==> flow/design.v <==
module vedic_2x2 (
    input  [1:0] a,
    input  [1:0] b,
    output [3:0] product
);
    wire [3:0] partial;
    wire c1, c2;
    assign partial[0] = a[0] & b[0];
    assign partial[1] = a[1] & b[0];
    assign partial[2] = a[0] & b[1];
    assign partial[3] = a[1] & b[1];
    assign product[0] = partial[0];
    assign {c1, product[1]} = partial[1] + partial[2];
    assign {c2, product[2]} = partial[3] + c1;
    assign product[3] = c2;
endmodule
module vedic_mult #(
    parameter WIDTH = 8
)(
    input  [WIDTH-1:0] a,
    input  [WIDTH-1:0] b,
    output [2*WIDTH-1:0] product
);
    generate
        if (WIDTH == 2) begin : base_case
            vedic_2x2 v2x2 (
                .a(a),
                .b(b),
                .product(product)
            );
        end else begin : recursive_case
            localparam HALF_WIDTH = WIDTH / 2;
            wire [WIDTH-1:0] q0, q1, q2, q3;
            wire [2*WIDTH-1:0] aligned_q0, aligned_q1, aligned_q2, aligned_q3;
            wire [2*WIDTH-1:0] temp1, temp2;
            vedic_mult #(HALF_WIDTH) m0 (
                .a(a[HALF_WIDTH-1:0]),
                .b(b[HALF_WIDTH-1:0]),
                .product(q0)
            );
            vedic_mult #(HALF_WIDTH) m1 (
                .a(a[WIDTH-1:HALF_WIDTH]),
                .b(b[HALF_WIDTH-1:0]),
                .product(q1)
            );
            vedic_mult #(HALF_WIDTH) m2 (
                .a(a[HALF_WIDTH-1:0]),
                .b(b[WIDTH-1:HALF_WIDTH]),
                .product(q2)
            );
            vedic_mult #(HALF_WIDTH) m3 (
                .a(a[WIDTH-1:HALF_WIDTH]),
                .b(b[WIDTH-1:HALF_WIDTH]),
                .product(q3)
            );
            assign aligned_q0 = {{WIDTH{1'b0}}, q0};
            assign aligned_q1 = {{HALF_WIDTH{1'b0}}, q1, {HALF_WIDTH{1'b0}}};
            assign aligned_q2 = {{HALF_WIDTH{1'b0}}, q2, {HALF_WIDTH{1'b0}}};
            assign aligned_q3 = {q3, {WIDTH{1'b0}}};
            assign temp1 = aligned_q0 + aligned_q1;
            assign temp2 = temp1 + aligned_q2;
            assign product = temp2 + aligned_q3;
        end
    endgenerate
endmodule
module sigmoid_activation #(
    parameter WIDTH = 16,
    parameter FRAC_BITS = 11
)(
    input  signed [WIDTH-1:0] x,
    output [WIDTH-1:0] y
);
    localparam signed [WIDTH-1:0] NEG_THRESHOLD = -(4 << FRAC_BITS);
    localparam signed [WIDTH-1:0] POS_THRESHOLD = (4 << FRAC_BITS);
    localparam [WIDTH-1:0] ZERO_VAL = {WIDTH{1'b0}};
    localparam [WIDTH-1:0] HALF_VAL = (1 << (WIDTH-1));
    localparam [WIDTH-1:0] ONE_VAL  = {WIDTH{1'b1}};
    reg [WIDTH-1:0] y_reg;
    always @(*) begin
        if ($signed(x) < NEG_THRESHOLD)
            y_reg = ZERO_VAL;
        else if ($signed(x) > POS_THRESHOLD)
            y_reg = ONE_VAL;
        else
            y_reg = HALF_VAL + {{3{x[WIDTH-1]}}, x[WIDTH-1:3]};
    end
    assign y = y_reg;
endmodule
module mac_unit #(
    parameter DATA_WIDTH = 8,
    parameter ACCUM_WIDTH = 32,
    parameter OUTPUT_WIDTH = 16,
    parameter USE_SQRT_CSLA = 1,
    parameter ENABLE_ACTIVATION = 1,
    parameter FRAC_BITS = 11
)(
    input  clk,
    input  rst_n,
    input  enable,
    input  clear_acc,
    input  [DATA_WIDTH-1:0] input_data,
    input  [DATA_WIDTH-1:0] weight,
    output [OUTPUT_WIDTH-1:0] mac_out,
    output [OUTPUT_WIDTH-1:0] activated_out,
    output valid,
    output overflow
);
    localparam MULT_WIDTH = 2 * DATA_WIDTH;
    wire [MULT_WIDTH-1:0] mult_result;
    reg [ACCUM_WIDTH-1:0] accumulator;
    reg [ACCUM_WIDTH-1:0] next_acc;
    wire [ACCUM_WIDTH:0] acc_sum;
    reg overflow_reg;
    reg valid_reg;
    vedic_mult #(
        .WIDTH(DATA_WIDTH)
    ) multiplier (
        .a(input_data),
        .b(weight),
        .product(mult_result)
    );
    assign acc_sum = {1'b0, accumulator} + {{(ACCUM_WIDTH-MULT_WIDTH+1){1'b0}}, mult_result};
    always @(*) begin
        if (enable) begin
            if (clear_acc) begin
                next_acc = {{(ACCUM_WIDTH-MULT_WIDTH){1'b0}}, mult_result};
            end else begin
                next_acc = acc_sum[ACCUM_WIDTH-1:0];
            end
        end else if (clear_acc) begin
            next_acc = {ACCUM_WIDTH{1'b0}};
        end else begin
            next_acc = accumulator;
        end
    end
    always @(posedge clk or negedge rst_n) begin
        if (!rst_n)
            accumulator <= {ACCUM_WIDTH{1'b0}};
        else
            accumulator <= next_acc;
    end
    always @(posedge clk or negedge rst_n) begin
        if (!rst_n)
            overflow_reg <= 1'b0;
        else if (clear_acc)
            overflow_reg <= 1'b0;
        else if (enable && acc_sum[ACCUM_WIDTH])
            overflow_reg <= 1'b1;
    end
    assign overflow = overflow_reg;
    assign mac_out = accumulator[OUTPUT_WIDTH-1:0];
    generate
        if (ENABLE_ACTIVATION) begin : gen_activation
            sigmoid_activation #(
                .WIDTH(OUTPUT_WIDTH),
                .FRAC_BITS(FRAC_BITS)
            ) activation (
                .x(mac_out),
                .y(activated_out)
            );
        end else begin : no_activation
            assign activated_out = mac_out;
        end
    endgenerate
    always @(posedge clk or negedge rst_n) begin
        if (!rst_n)
            valid_reg <= 1'b0;
        else
            valid_reg <= enable;
    end
    assign valid = valid_reg;
endmodule
module mac_array #(
    parameter NUM_CHANNELS = 4,
    parameter DATA_WIDTH = 8,
    parameter ACCUM_WIDTH = 32,
    parameter OUTPUT_WIDTH = 16
)(
    input  clk,
    input  rst_n,
    input  [NUM_CHANNELS-1:0] enable,
    input  [NUM_CHANNELS-1:0] clear_acc,
    input  [DATA_WIDTH*NUM_CHANNELS-1:0] input_data,
    input  [DATA_WIDTH*NUM_CHANNELS-1:0] weight,
    output [OUTPUT_WIDTH*NUM_CHANNELS-1:0] mac_out,
    output [OUTPUT_WIDTH*NUM_CHANNELS-1:0] activated_out,
    output [NUM_CHANNELS-1:0] valid,
    output [NUM_CHANNELS-1:0] overflow
);
    genvar i;
    generate
        for (i = 0; i < NUM_CHANNELS; i = i + 1) begin : mac_channels
            mac_unit #(
                .DATA_WIDTH(DATA_WIDTH),
                .ACCUM_WIDTH(ACCUM_WIDTH),
                .OUTPUT_WIDTH(OUTPUT_WIDTH)
            ) mac_inst (
                .clk(clk),
                .rst_n(rst_n),
                .enable(enable[i]),
                .clear_acc(clear_acc[i]),
                .input_data(input_data[DATA_WIDTH*(i+1)-1:DATA_WIDTH*i]),
                .weight(weight[DATA_WIDTH*(i+1)-1:DATA_WIDTH*i]),
                .mac_out(mac_out[OUTPUT_WIDTH*(i+1)-1:OUTPUT_WIDTH*i]),
                .activated_out(activated_out[OUTPUT_WIDTH*(i+1)-1:OUTPUT_WIDTH*i]),
                .valid(valid[i]),
                .overflow(overflow[i])
            );
        end
    endgenerate
endmodule
Settings: LEC_CHECK=0, CAP_MARGIN=20, CORE_MARGIN=2, CORE_UTILIZATION=40, GPL_TIMING_DRIVEN=0, SLEW_MARGIN=20, TNS_END_PERCENT=65; clock period 8.5 ns.
run.sh (not shown) runs the stock make flow with config.mk's settings and CLKGATE_MAP_FILE=.
The starting point finished clean.
==> next run, changes <==
- ABC_AREA: default -> 1
- CELL_PAD_IN_SITES_GLOBAL_PLACEMENT: default -> 1
- CORE_ASPECT_RATIO: default -> 0.5
- CORE_UTILIZATION: 40 -> 32
- CTS_CLUSTER_DIAMETER: default -> 336
- CTS_CLUSTER_SIZE: default -> 98
- GPL_TIMING_DRIVEN: 0 -> default
- PLACE_DENSITY_LB_ADDON: default -> 0.06
- SLEW_MARGIN: 20 -> 0
- TNS_END_PERCENT: 65 -> 15
Core utilization came out lower by 12 points.
Power came out higher by 1.4%.
Worst setup slack is better by 0.50 ns.
Non-clock buffer count fell by 83.
==> next run, changes <==
- ABC_AREA: 1 -> default
- CELL_PAD_IN_SITES_GLOBAL_PLACEMENT: 1 -> default
- CORE_ASPECT_RATIO: 0.5 -> 0.88
- CORE_UTILIZATION: 32 -> 40
- CTS_CLUSTER_DIAMETER: 336 -> 292
- CTS_CLUSTER_SIZE: 98 -> default
- GPL_ROUTABILITY_DRIVEN: default -> 0
- HOLD_SLACK_MARGIN: default -> 0.01
- MAX_ROUTING_LAYER: default -> met4
- PLACE_DENSITY_LB_ADDON: 0.06 -> default
- SETUP_SLACK_MARGIN: default -> 2.04
- SLEW_MARGIN: 0 -> 20
- TNS_END_PERCENT: 15 -> default
The changed run finished clean.
Final cell count came out lower by 28%.
Die size falls by 29%.
Clock skew rises by 0.0032 ns.
Wire length goes down by 15%.

* * *

## run A
// mac_array: RTL as listed in full above, without the edits since
Settings: LEC_CHECK=0, ABC_AREA=1, CAP_MARGIN=20, CELL_PAD_IN_SITES_GLOBAL_PLACEMENT=0, CORE_ASPECT_RATIO=0.5, CORE_MARGIN=2, CORE_UTILIZATION=57, CTS_CLUSTER_DIAMETER=336, CTS_CLUSTER_SIZE=98, HOLD_SLACK_MARGIN=0.28, PLACE_DENSITY=0.35, SLEW_MARGIN=20, TNS_END_PERCENT=15; clock period 8.5 ns.
> inputs changed (run A -> run B)
- CELL_PAD_IN_SITES_GLOBAL_PLACEMENT now 1, was 0
- CORE_UTILIZATION now 60, was 57
- PLACE_DENSITY now 0.36, was 0.35
- HOLD_SLACK_MARGIN no longer set, was 0.28
- SLEW_MARGIN now 0, was 20
- Diff run A..run B | arithmetic-cell share of the synthesized area counting full adders, half adders and majority gates | unchanged
- Changes observed in run B relative to run A: and-or/or-and share of the synthesized area did not really move, area of the die went down by about 5%, number of core rows -2.
- Run A: all stages complete, timing, DRC and antenna checks passed
- Flow for run B halted at global placement, error code GPL-0301.
> inputs changed (run B -> run C)
- swapping 0.5 for 1.76 in CORE_ASPECT_RATIO
- swapping 60 for 44 in CORE_UTILIZATION
- clearing CELL_PAD_IN_SITES_GLOBAL_PLACEMENT, which used to be 1
- putting SETUP_SLACK_MARGIN at -0.8 where nothing was set
- swapping 0 for 20 in SLEW_MARGIN
- clearing ABC_AREA, which used to be 1
- swapping 336 for 242 in CTS_CLUSTER_DIAMETER
- clearing PLACE_DENSITY, which used to be 0.36
- clearing TNS_END_PERCENT, which used to be 15
Notes after the runs:
Run C: flow complete, layout not clean; failing: setup timing
global placement: run B exited with error
Summary of run C over run B: standard-cell row count increased 56, number of distinct library cell variants in the gate-level netlist after synthesis increased 30, chip area estimate from yosys synthesis decreased about 11%.
Changes in run D relative to run C:
- GPL_TIMING_DRIVEN: unset -> 0
- SETUP_SLACK_MARGIN: -0.8 -> unset
- GPL_ROUTABILITY_DRIVEN: unset -> 0
- CTS_CLUSTER_DIAMETER: 242 -> unset
- TNS_END_PERCENT: unset -> 65
- PLACE_DENSITY: unset -> 0.45
- CTS_CLUSTER_SIZE: 98 -> unset
- CAP_MARGIN: 20 -> 25
- CORE_UTILIZATION: 44 -> 40
- CORE_ASPECT_RATIO: 1.76 -> unset
[summary]
Run D did not stop at any stage, and its layout met the timing, DRC and antenna checks.
Run D does better than run C on total internal power.
Of the two candidates, run C has the better worst hold slack across all endpoints and run D the worse one.
Total wire length after detailed routing: lower on run D

* * *

// mac_array: RTL as listed in full above, without the edits since
clock: 4.52 ns
lec_check: 0
cap_margin: 20
core_aspect_ratio: 0.5
core_margin: 2
core_utilization: 72
cts_cluster_diameter: 329
cts_cluster_size: 99
setup_slack_margin: -0.44
slew_margin: 20
The starting point failed in 4_1_cts.
Rerun with:
--- a/flow/config.mk
+++ b/flow/config.mk
@@ -9 +8,0 @@
-export CORE_ASPECT_RATIO = 0.5
@@ -11,4 +10 @@
-export CORE_UTILIZATION = 72
-export CTS_CLUSTER_DIAMETER = 329
-export CTS_CLUSTER_SIZE = 99
-export SETUP_SLACK_MARGIN = -0.44
+export CORE_UTILIZATION = 58
==> flow/constraint.sdc (replaced) <==
create_clock -name core_clock -period 5.59 [get_ports {clk}]
set_input_delay 1.1180 -clock core_clock [delete_from_list [all_inputs] [get_ports {clk}]]
set_output_delay 1.1180 -clock core_clock [all_outputs]
set_load 0.01 [all_outputs]
=> The changed run produced a layout that fails on negative setup slack. Die size climbs by a quarter to a third. Synthesized cell count stays the same. Synthesized area is unchanged.
Rerun with:
--- a/flow/config.mk
+++ b/flow/config.mk
@@ -10 +10 @@
-export CORE_UTILIZATION = 58
+export CORE_UTILIZATION = 40
==> flow/constraint.sdc (replaced) <==
create_clock -name core_clock -period 8.5 [get_ports {clk}]
set_input_delay 1.7000 -clock core_clock [delete_from_list [all_inputs] [get_ports {clk}]]
set_output_delay 1.7000 -clock core_clock [all_outputs]
set_load 0.01 [all_outputs]
The new run produced a clean layout.
Routed wire length goes down by 21%.
Hold slack got worse by 36 ps.
Cell count went down by 1.5%.
Worst setup slack improved by 1800 ps.
Rerun with:
--- a/flow/config.mk
+++ b/flow/config.mk
@@ -7,0 +8 @@
+export ABC_AREA = 1
@@ -8,0 +10,3 @@
+export CELL_PAD_IN_SITES_DETAIL_PLACEMENT = 1
+export CELL_PAD_IN_SITES_GLOBAL_PLACEMENT = 1
+export CORE_ASPECT_RATIO = 0.5
@@ -10 +14,5 @@
-export CORE_UTILIZATION = 40
+export CORE_UTILIZATION = 32
+export CTS_CLUSTER_DIAMETER = 336
+export CTS_CLUSTER_SIZE = 98
+export HOLD_SLACK_MARGIN = 0.27
+export PLACE_DENSITY_LB_ADDON = 0.06
@@ -11,0 +20 @@
+export TNS_END_PERCENT = 15
Sequential share of layout area decreases by 0.71 points.
Core utilization decreases by 13 points.
Synthesized cell count increases by 50%.
Clock power decreases by 3.0%.
Area after synthesis increases by 13%.
Setup slack improved by 350 ps.
Power decreases by 3.6%.
Rerun with:
==> flow/config.mk (replaced) <==
export PLATFORM = sky130hd
export DESIGN_NAME = mac_array
export DESIGN_NICKNAME = mac_array
export VERILOG_FILES = /design/flow/design.v
export SDC_FILE = /design/flow/constraint.sdc
export NUM_CORES = 4
export LEC_CHECK = 0
export CAP_MARGIN = 20
export CORE_ASPECT_RATIO = 0.5
export CORE_MARGIN = 2
export CORE_UTILIZATION = 43
export CTS_CLUSTER_DIAMETER = 242
export CTS_CLUSTER_SIZE = 98
export SLEW_MARGIN = 20
- design area is lower by 4.9%
- first-iteration DRC count is higher by 5.6%
- synthesized area is lower by 11%
- total power is higher by 4.2%
- worst setup slack degrades by 380 ps
- wire length is lower by 31%
- synthesized cell count is lower by 33%

* * *

RTL: the design.v shown in full above, as it stands there.
Settings: LEC_CHECK=0, CAP_MARGIN=25, CELL_PAD_IN_SITES_DETAIL_PLACEMENT=1, CORE_ASPECT_RATIO=1.03, CORE_MARGIN=8, CORE_UTILIZATION=50, CTS_CLUSTER_DIAMETER=83, CTS_CLUSTER_SIZE=47, GPL_ROUTABILITY_DRIVEN=0, GPL_TIMING_DRIVEN=0, HOLD_SLACK_MARGIN=0.25, MIN_ROUTING_LAYER=met1, PLACE_DENSITY_LB_ADDON=0.02, SETUP_SLACK_MARGIN=0.36, SLEW_MARGIN=20, TNS_END_PERCENT=90; clock period 8.5 ns.
Then changed:
- CAP_MARGIN: 25 -> 20
- CELL_PAD_IN_SITES_DETAIL_PLACEMENT: 1 -> default
- CORE_ASPECT_RATIO: 1.03 -> 1.46
- CORE_MARGIN: 8 -> 2
- CORE_UTILIZATION: 50 -> 60
- CTS_CLUSTER_DIAMETER: 83 -> 242
- CTS_CLUSTER_SIZE: 47 -> 98
- GPL_ROUTABILITY_DRIVEN: 0 -> default
- GPL_TIMING_DRIVEN: 0 -> default
- HOLD_SLACK_MARGIN: 0.25 -> default
- MIN_ROUTING_LAYER: met1 -> default
- PLACE_DENSITY: default -> 0.35
- PLACE_DENSITY_LB_ADDON: 0.02 -> default
- SETUP_SLACK_MARGIN: 0.36 -> default
- TNS_END_PERCENT: 90 -> 15
Result: Sequential share of layout area went up by 0.23 points. Die size went down by 25%. Total power went down by 5.1%. Worst setup slack is worse by 250 ps. Critical path depth went down by 1. Cell count went down by 1.7%. Routed wire length went down by 21%. Clock power went down by 10%. Synthesized area does not change. Flip-flop count does not change.
Power is estimated from default activity; no workload was simulated.
